==> inputs of v25 <==
==> flow/design.v <==
`timescale 1ns / 1ps
module calculator(rst, clk, en, kernel_weights, in_pix, ack, out_pix, done, write);
	input rst, clk, en, ack;
	input signed [15:0]kernel_weights, in_pix;
	output reg done;
	output reg signed [31:0]out_pix;
	reg signed [31:0]temp;
	reg [4:0]counter;
	output write;
	parameter kernel_size = 3;
	assign write = (counter == (kernel_size*kernel_size)+1);
	always @ (posedge clk) begin
		done <= 0;
		if (rst || en == 0) begin
			counter <= 0;
			temp <= 0;
		end
		else begin
			if (counter < (kernel_size*kernel_size)+2)
				counter <= counter + 1;
			if (counter >= 1 && counter <= (kernel_size*kernel_size))
				temp <= temp + (kernel_weights * in_pix);
			if (counter == (kernel_size*kernel_size)+1) begin
				out_pix <= temp;
				done <= 1;
			end
		end
	end
endmodule
`timescale 1ns / 1ps
module ctrl(clk, en, write, result_addr, base_addrA, base_addrB, addrA, addrB);
	input clk, en, write;
	output reg [13:0]addrA;
	output reg [13:0]addrB;
	input [13:0]base_addrA;
	input [13:0]result_addr;
	input [13:0]base_addrB;
	parameter img_width = 48, kernel_size = 3;
	reg [4:0]count;
	reg [2:0]i;
	always @ (posedge clk)begin
		if(en)begin
			addrA <= addrA + 1;
			addrB <= addrB + 1;
			count <= count + 1;
			if (count >= kernel_size-1) begin
				i <= i+1;
				addrA <= base_addrA + (i+1)*img_width;
				count <= 0;
			end
			if (write)begin
				addrA <= result_addr;
			end
		end
		else begin
			addrA <= base_addrA;
			addrB <= base_addrB;
			count <= 0;
			i <= 0;
		end
	end
endmodule
`timescale 1ns / 1ps
module pixelpointprocessor(rst, en, clk, ack, result_addr, base_addrA, base_addrB, in_pix, kernel_weight, done, addrA, addrB, out_pix);
	input rst, en;
	input clk, ack;
	input [13:0]base_addrA;
	input [13:0]base_addrB;
	input [13:0]result_addr;
	parameter img_width = 48, kernel_size = 3;
	output [13:0] addrA;
	output [13:0] addrB;
	output signed [31:0] out_pix;
	output done;
	wire write;
	input signed [15:0]in_pix, kernel_weight;
	ctrl #(img_width, kernel_size) C1(clk, en, write, result_addr, base_addrA, base_addrB, addrA, addrB);
	calculator #(kernel_size) calc1(rst, clk, en, kernel_weight, in_pix, ack, out_pix, done, write);
endmodule
`timescale 1ns / 1ps
module ctrl_conv2D(rst, en_conv2d, clk, done, base_result_addr, pix_base_addr, kernel_base_addr, pix_addr, kernel_addr, en, ack, result_addr, completed);
	input rst, en_conv2d, clk, done;
	input [13:0]kernel_base_addr;
	input [13:0]pix_base_addr, base_result_addr;
	output reg [13:0]result_addr;
	output reg [13:0]pix_addr;
	output reg [13:0]kernel_addr;
	parameter img_width = 48, kernel_size = 3;
	localparam out_width = img_width - kernel_size + 1;
	output reg en, completed;
	reg busy;
	reg [6:0]col;
	reg [6:0]row;
	output reg ack;
	always @ (posedge clk)begin
		ack <= 0;
		completed <= 0;
		if (rst) begin
			busy <= 0;
			en <= 0;
			pix_addr <= 0;
			kernel_addr <= 0;
			result_addr <= 0;
		end
		else if (!busy) begin
			if (en_conv2d) begin
				busy <= 1;
				pix_addr <= pix_base_addr;
				kernel_addr <= kernel_base_addr;
				result_addr <= base_result_addr;
				col <= 0;
				row <= 0;
			end
		end
		else if (done) begin
			ack <= 1;
			en <= 0;
			result_addr <= result_addr + 1;
			if (col < out_width-1) begin
				col <= col + 1;
				pix_addr <= pix_addr + 1;
			end
			else begin
				col <= 0;
				row <= row + 1;
				pix_addr <= pix_addr + kernel_size;
			end
			if (col == out_width-1 && row == out_width-1) begin
				busy <= 0;
				completed <= 1;
			end
		end
		else if (!en) begin
			en <= 1;
		end
	end
endmodule
`timescale 1ns / 1ps
module Convolution2D(clk, rst, en_conv2d, base_result_addr, pix_base_addr, kernel_base_addr,
							in_pix, completed, pix_done, addrA, addrB, out_pix, kernel_weight
							);
	input signed[15:0]in_pix, kernel_weight;
	input clk, rst, en_conv2d;
	input [13:0]kernel_base_addr;
	input [13:0]pix_base_addr;
	input [13:0]base_result_addr;
	parameter img_width = 48, kernel_size = 3;
	output completed, pix_done;
	output signed[31:0] out_pix;
	output [13:0]addrA, addrB;
	wire en, ack;
	wire [13:0]pix_addr;
	wire [13:0]kernel_addr;
	wire [13:0]result_addr;
	ctrl_conv2D #(img_width, kernel_size) C2(rst, en_conv2d, clk, pix_done, base_result_addr, pix_base_addr, kernel_base_addr, pix_addr, kernel_addr, en, ack, result_addr, completed);	
	pixelpointprocessor #(img_width, kernel_size) P1(rst, en, clk, ack, result_addr, pix_addr, kernel_addr, in_pix, kernel_weight, pix_done, addrA, addrB, out_pix);
endmodule
==> flow/run.sh <==
#!/bin/bash
# the make line also repeats each setting of config.mk as NAME=value (left out here)
make -C /OpenROAD-flow-scripts/flow DESIGN_CONFIG=/design/flow/config.mk WORK_HOME=/design/flow/orfs CLKGATE_MAP_FILE= finish
==> flow/config.mk <==
export PLATFORM = sky130hd
export DESIGN_NAME = Convolution2D
export DESIGN_NICKNAME = Convolution2D
export VERILOG_FILES = /design/flow/design.v
export SDC_FILE = /design/flow/constraint.sdc
export NUM_CORES = 4
export LEC_CHECK = 0
export CAP_MARGIN = 20
export CORE_ASPECT_RATIO = 0.5
export CORE_MARGIN = 2
export CORE_UTILIZATION = 69
export CTS_CLUSTER_DIAMETER = 337
export CTS_CLUSTER_SIZE = 95
export PLACE_DENSITY = 0.36
export SETUP_SLACK_MARGIN = 1.13
export SLEW_MARGIN = 20
export TNS_END_PERCENT = 10
==> flow/constraint.sdc <==
create_clock -name core_clock -period 5.94 [get_ports {clk}]
set_input_delay 1.1880 -clock core_clock [delete_from_list [all_inputs] [get_ports {clk}]]
set_output_delay 1.1880 -clock core_clock [all_outputs]
set_load 0.01 [all_outputs]
==> v18 (differences from v25) <==
CORE_ASPECT_RATIO = unset   (was 0.5)
CORE_UTILIZATION = 66   (was 69)
CTS_CLUSTER_DIAMETER = unset   (was 337)
CTS_CLUSTER_SIZE = unset   (was 95)
PLACE_DENSITY = unset   (was 0.36)
SETUP_SLACK_MARGIN = unset   (was 1.13)
TNS_END_PERCENT = unset   (was 10)
==> flow/constraint.sdc (replaced) <==
create_clock -name core_clock -period 6.9 [get_ports {clk}]
set_input_delay 1.3800 -clock core_clock [delete_from_list [all_inputs] [get_ports {clk}]]
set_output_delay 1.3800 -clock core_clock [all_outputs]
set_load 0.01 [all_outputs]
==> qor summary <==
                                                      v18                   v25
Run status               no timing/DRC/antenna violations       failed layout checks
Layout check failures                                   -  negative setup slack
Met1 wire length                                 18.91 mm              19.01 mm
Worst EP arrival                                  7.05 ns               6.82 ns
ClkCell Share                                      2.671%                2.499%
Antenna violations before repair                        0                     1
Final instance area                           21970 sq um           22680 sq um
Smallest hold slack                             0.4571 ns             0.4580 ns
Starting DRT DRC Count                                986                  1994
DIE WIDTH                                        169.9 um              233.5 um
Final cycle utilization of the critical path       97.68%                109.3%
Worst setup path startpoint                    in_pix[15]      kernel_weight[9]
Routed via count                                    14370                 15790
Total core area                               27030 sq um           25550 sq um
Floorplan die height                             169.9 um              118.7 um
Setup total negative slack                           0 ns             -7.948 ns

---

==> amber <==
RTL: the design.v shown in full above, as it stands there.
Settings: LEC_CHECK=0, CAP_MARGIN=20, CELL_PAD_IN_SITES_GLOBAL_PLACEMENT=0, CORE_MARGIN=2, CORE_UTILIZATION=40, CTS_CLUSTER_DIAMETER=154, CTS_CLUSTER_SIZE=100, HOLD_SLACK_MARGIN=-0.08, SLEW_MARGIN=20; clock period 10.0 ns.
run.sh (not shown) runs the stock make flow with config.mk's settings and CLKGATE_MAP_FILE=.
==> inputs of fjord, as changes to amber <==
Settings changed: CELL_PAD_IN_SITES_GLOBAL_PLACEMENT 0 to unset, CORE_UTILIZATION 40 to 72, CTS_CLUSTER_DIAMETER 154 to unset, CTS_CLUSTER_SIZE 100 to 48, HOLD_SLACK_MARGIN -0.08 to unset.
==> flow/constraint.sdc (replaced) <==
create_clock -name core_clock -period 6.54 [get_ports {clk}]
set_input_delay 1.3080 -clock core_clock [delete_from_list [all_inputs] [get_ports {clk}]]
set_output_delay 1.3080 -clock core_clock [all_outputs]
set_load 0.01 [all_outputs]
==> inputs of onyx, as changes to amber <==
Settings changed: CELL_PAD_IN_SITES_GLOBAL_PLACEMENT 0 to unset, CORE_UTILIZATION 40 to 68, CTS_CLUSTER_DIAMETER 154 to unset, CTS_CLUSTER_SIZE 100 to 37, HOLD_SLACK_MARGIN -0.08 to unset.
==> flow/constraint.sdc (replaced) <==
create_clock -name core_clock -period 5.99 [get_ports {clk}]
set_input_delay 1.1980 -clock core_clock [delete_from_list [all_inputs] [get_ports {clk}]]
set_output_delay 1.1980 -clock core_clock [all_outputs]
set_load 0.01 [all_outputs]
==> results <==
- onyx completed, yet does not pass: setup timing. amber completed without violations. fjord finished with setup timing left.
- Between amber and onyx, the lower global-route usage is in amber (gap 19 points).
- First-iteration DRC count, highest first: fjord, onyx, amber.
- Core utilization: amber is lower than onyx (43 points).
==> figures <==
Status: onyx failed layout checks; amber no timing/DRC/antenna violations; fjord failed layout checks
Violated checks: onyx setup timing; amber -; fjord setup timing
Final setup violation count: onyx 20; amber 0; fjord 15
Area of the core region: onyx 0.0261 mm2; amber 0.0451 mm2; fjord 0.0250 mm2
Floorplan die area: onyx 0.0280 mm2; amber 0.0471 mm2; fjord 0.0265 mm2
Area taken by multi-input logic gates: onyx 0.0136 mm2; amber 0.0129 mm2; fjord 0.0132 mm2
Routing usage on met2: onyx 68.3%; amber 33.0%; fjord 69.3%
Clock distribution area overhead in the final layout: onyx 2.53%; amber 2.82%; fjord 2.54%
Crit path max fanout: onyx 5; amber 16; fjord 8
Wire length reported by the detailed router: onyx 57.6 mm; amber 44.6 mm; fjord 60.8 mm
Final critical-path setup slack: onyx -0.487 ns; amber 1.51 ns; fjord -0.509 ns

---

==> inputs of v37 <==
Starts from the design.v that is shown in full above.
==> flow/config.mk <==
export PLATFORM = sky130hd
export DESIGN_NAME = Convolution2D
export DESIGN_NICKNAME = Convolution2D
export VERILOG_FILES = /design/flow/design.v
export SDC_FILE = /design/flow/constraint.sdc
export NUM_CORES = 4
export LEC_CHECK = 0
export CAP_MARGIN = 20
export CORE_MARGIN = 2
export CORE_UTILIZATION = 67
export CTS_CLUSTER_DIAMETER = 30
export CTS_CLUSTER_SIZE = 62
export PLACE_DENSITY_LB_ADDON = 0.01
export SETUP_SLACK_MARGIN = 1.32
export SLEW_MARGIN = 20
==> flow/constraint.sdc <==
create_clock -name core_clock -period 4.42 [get_ports {clk}]
set_input_delay 0.8840 -clock core_clock [delete_from_list [all_inputs] [get_ports {clk}]]
set_output_delay 0.8840 -clock core_clock [all_outputs]
set_load 0.01 [all_outputs]
==> v10: changes against v37 <==
--- a/flow/config.mk
+++ b/flow/config.mk
@@ -9,7 +9,7 @@
 export CORE_MARGIN = 2
-export CORE_UTILIZATION = 67
-export CTS_CLUSTER_DIAMETER = 30
-export CTS_CLUSTER_SIZE = 62
-export PLACE_DENSITY_LB_ADDON = 0.01
-export SETUP_SLACK_MARGIN = 1.32
+export CORE_UTILIZATION = 72
+export CTS_CLUSTER_DIAMETER = 337
+export CTS_CLUSTER_SIZE = 95
+export PLACE_DENSITY = 0.36
 export SLEW_MARGIN = 20
+export TNS_END_PERCENT = 15
==> flow/constraint.sdc (replaced) <==
create_clock -name core_clock -period 5.94 [get_ports {clk}]
set_input_delay 1.1880 -clock core_clock [delete_from_list [all_inputs] [get_ports {clk}]]
set_output_delay 1.1880 -clock core_clock [all_outputs]
set_load 0.01 [all_outputs]
==> notes.md <==
flow finished, numbers: status=finished with violations, Failed Checks=setup timing, Worst Setup SP=kernel_weight[15], final setup fails=25, die height=169 um, CP max-delay cell=fa_1, area grow syn2layout=29.7%, setup ws final=-1.81 ns
# the run above: v37

==> notes.md <==
run metrics: # resized after CTS=215, Failed at=global routing, Setup Fix Bufs, Post-CTS=64, die height=163 um, Simple-Gate Area Share=16.2%, status=stopped before the end, Distinct cells, synth=70
# the run above: v10


---

==> run a <==
Starts from the design.v that is shown in full above.
clock: 4.42 ns
lec_check: 0
cap_margin: 20
core_margin: 2
core_utilization: 65
cts_cluster_diameter: 30
cts_cluster_size: 62
place_density_lb_addon: 0.01
setup_slack_margin: 1.32
slew_margin: 20
tns_end_percent: 5
==> run b: changes against run a <==
Settings changed: CORE_UTILIZATION 65 to 70, CTS_CLUSTER_DIAMETER 30 to 207, CTS_CLUSTER_SIZE 62 to not set, PLACE_DENSITY_LB_ADDON 0.01 to not set, SETUP_SLACK_MARGIN 1.32 to -0.53, TNS_END_PERCENT 5 to not set.
==> flow/constraint.sdc (replaced) <==
create_clock -name core_clock -period 6.9 [get_ports {clk}]
set_input_delay 1.3800 -clock core_clock [delete_from_list [all_inputs] [get_ports {clk}]]
set_output_delay 1.3800 -clock core_clock [all_outputs]
set_load 0.01 [all_outputs]
==> run c: changes against run a <==
Settings changed: CORE_UTILIZATION 65 to 40, CTS_CLUSTER_DIAMETER 30 to not set, CTS_CLUSTER_SIZE 62 to not set, PLACE_DENSITY_LB_ADDON 0.01 to 0.26, SETUP_SLACK_MARGIN 1.32 to not set, SLEW_MARGIN 20 to 5, TNS_END_PERCENT 5 to not set.
==> flow/constraint.sdc (replaced) <==
create_clock -name core_clock -period 10.0 [get_ports {clk}]
set_input_delay 2.0000 -clock core_clock [delete_from_list [all_inputs] [get_ports {clk}]]
set_output_delay 2.0000 -clock core_clock [all_outputs]
set_load 0.01 [all_outputs]
==> run d: changes against run a <==
Settings changed: CORE_UTILIZATION 65 to 68, CTS_CLUSTER_DIAMETER 30 to not set, CTS_CLUSTER_SIZE 62 to 37, PLACE_DENSITY_LB_ADDON 0.01 to not set, SETUP_SLACK_MARGIN 1.32 to 1.42, TNS_END_PERCENT 5 to not set.
==> flow/constraint.sdc (replaced) <==
create_clock -name core_clock -period 4.77 [get_ports {clk}]
set_input_delay 0.9540 -clock core_clock [delete_from_list [all_inputs] [get_ports {clk}]]
set_output_delay 0.9540 -clock core_clock [all_outputs]
set_load 0.01 [all_outputs]
==> notes.md <==
fresh numbers from the pnr run: status=complete, but fails checks, SO Viols=negative setup slack, Setup crit start=kernel_weight[9], setup ws final=-1620 ps, # rows=about 61, clk_skew=approximately 10 ps, Final Wtd Congestion=roughly 0.89, number of setup violations in the final report=26, clkbuf count=19, Placeable Area=between 20000 and 30000 um2, met3 Use GR=0.0529, Tcrit/Tclk final=1.37, worst min-delay path startpoint=C2.kernel_addr[1], cell area after layout=around 23000 um2, final antenna diode count=1
# the run above: run a

==> notes.md <==
fresh numbers from the pnr run: Final Wtd Congestion=roughly 0.86, # fillers=between 4000 and 5000, Tcrit/Tclk final=0.843, status=no timing/DRC/antenna violations, setup ws final=approximately 1600 ps, Post-Route Utilization=0.460, Setup crit start=kernel_weight[15], Residual DRC=0, slowest CP cell=fa_1, Die X=roughly 220 um, number of setup violations in the final report=0, # rows=just under 80, Top area cell types=fa_1 33%, dfxtp_1 13%, ha_1 8.4%, cell area after layout=between 20000 and 25000 um2, clk_skew=around 14 ps, final antenna diode count=0, Placeable Area=about 45000 um2, worst min-delay path startpoint=C2.kernel_addr[0], met3 Use GR=0.0298
# the run above: run c

==> notes.md <==
fresh numbers from the pnr run: status=complete, but fails checks, SO Viols=negative setup slack, number of setup violations in the final report=26, setup ws final=-1550 ps, Setup crit start=kernel_weight[15], # rows=between 50 and 60, clkbuf count=18, Final Wtd Congestion=0.903, Tcrit/Tclk final=1.33, Placeable Area=around 26000 um2, worst min-delay path startpoint=C2.kernel_addr[1]
# the run above: run d

==> notes.md <==
fresh numbers from the pnr run: number of setup violations in the final report=14, clkbuf count=17, Setup crit start=in_pix[3], Placeable Area=around 25000 um2, cell area after layout=approximately 21000 um2, # rows=roughly 58, clk_skew=slightly below 10 ps, placed wire-length estimate=approximately 37000 um, Main synth FF type=dfxtp_1, setup ws final=-268 ps, SO Viols=negative setup slack, Max Used Layer=met4, worst min-delay path startpoint=P1.C1.count[0], vias in the first global route=about 15000, status=complete, but fails checks, final antenna diode count=0
# the run above: run b

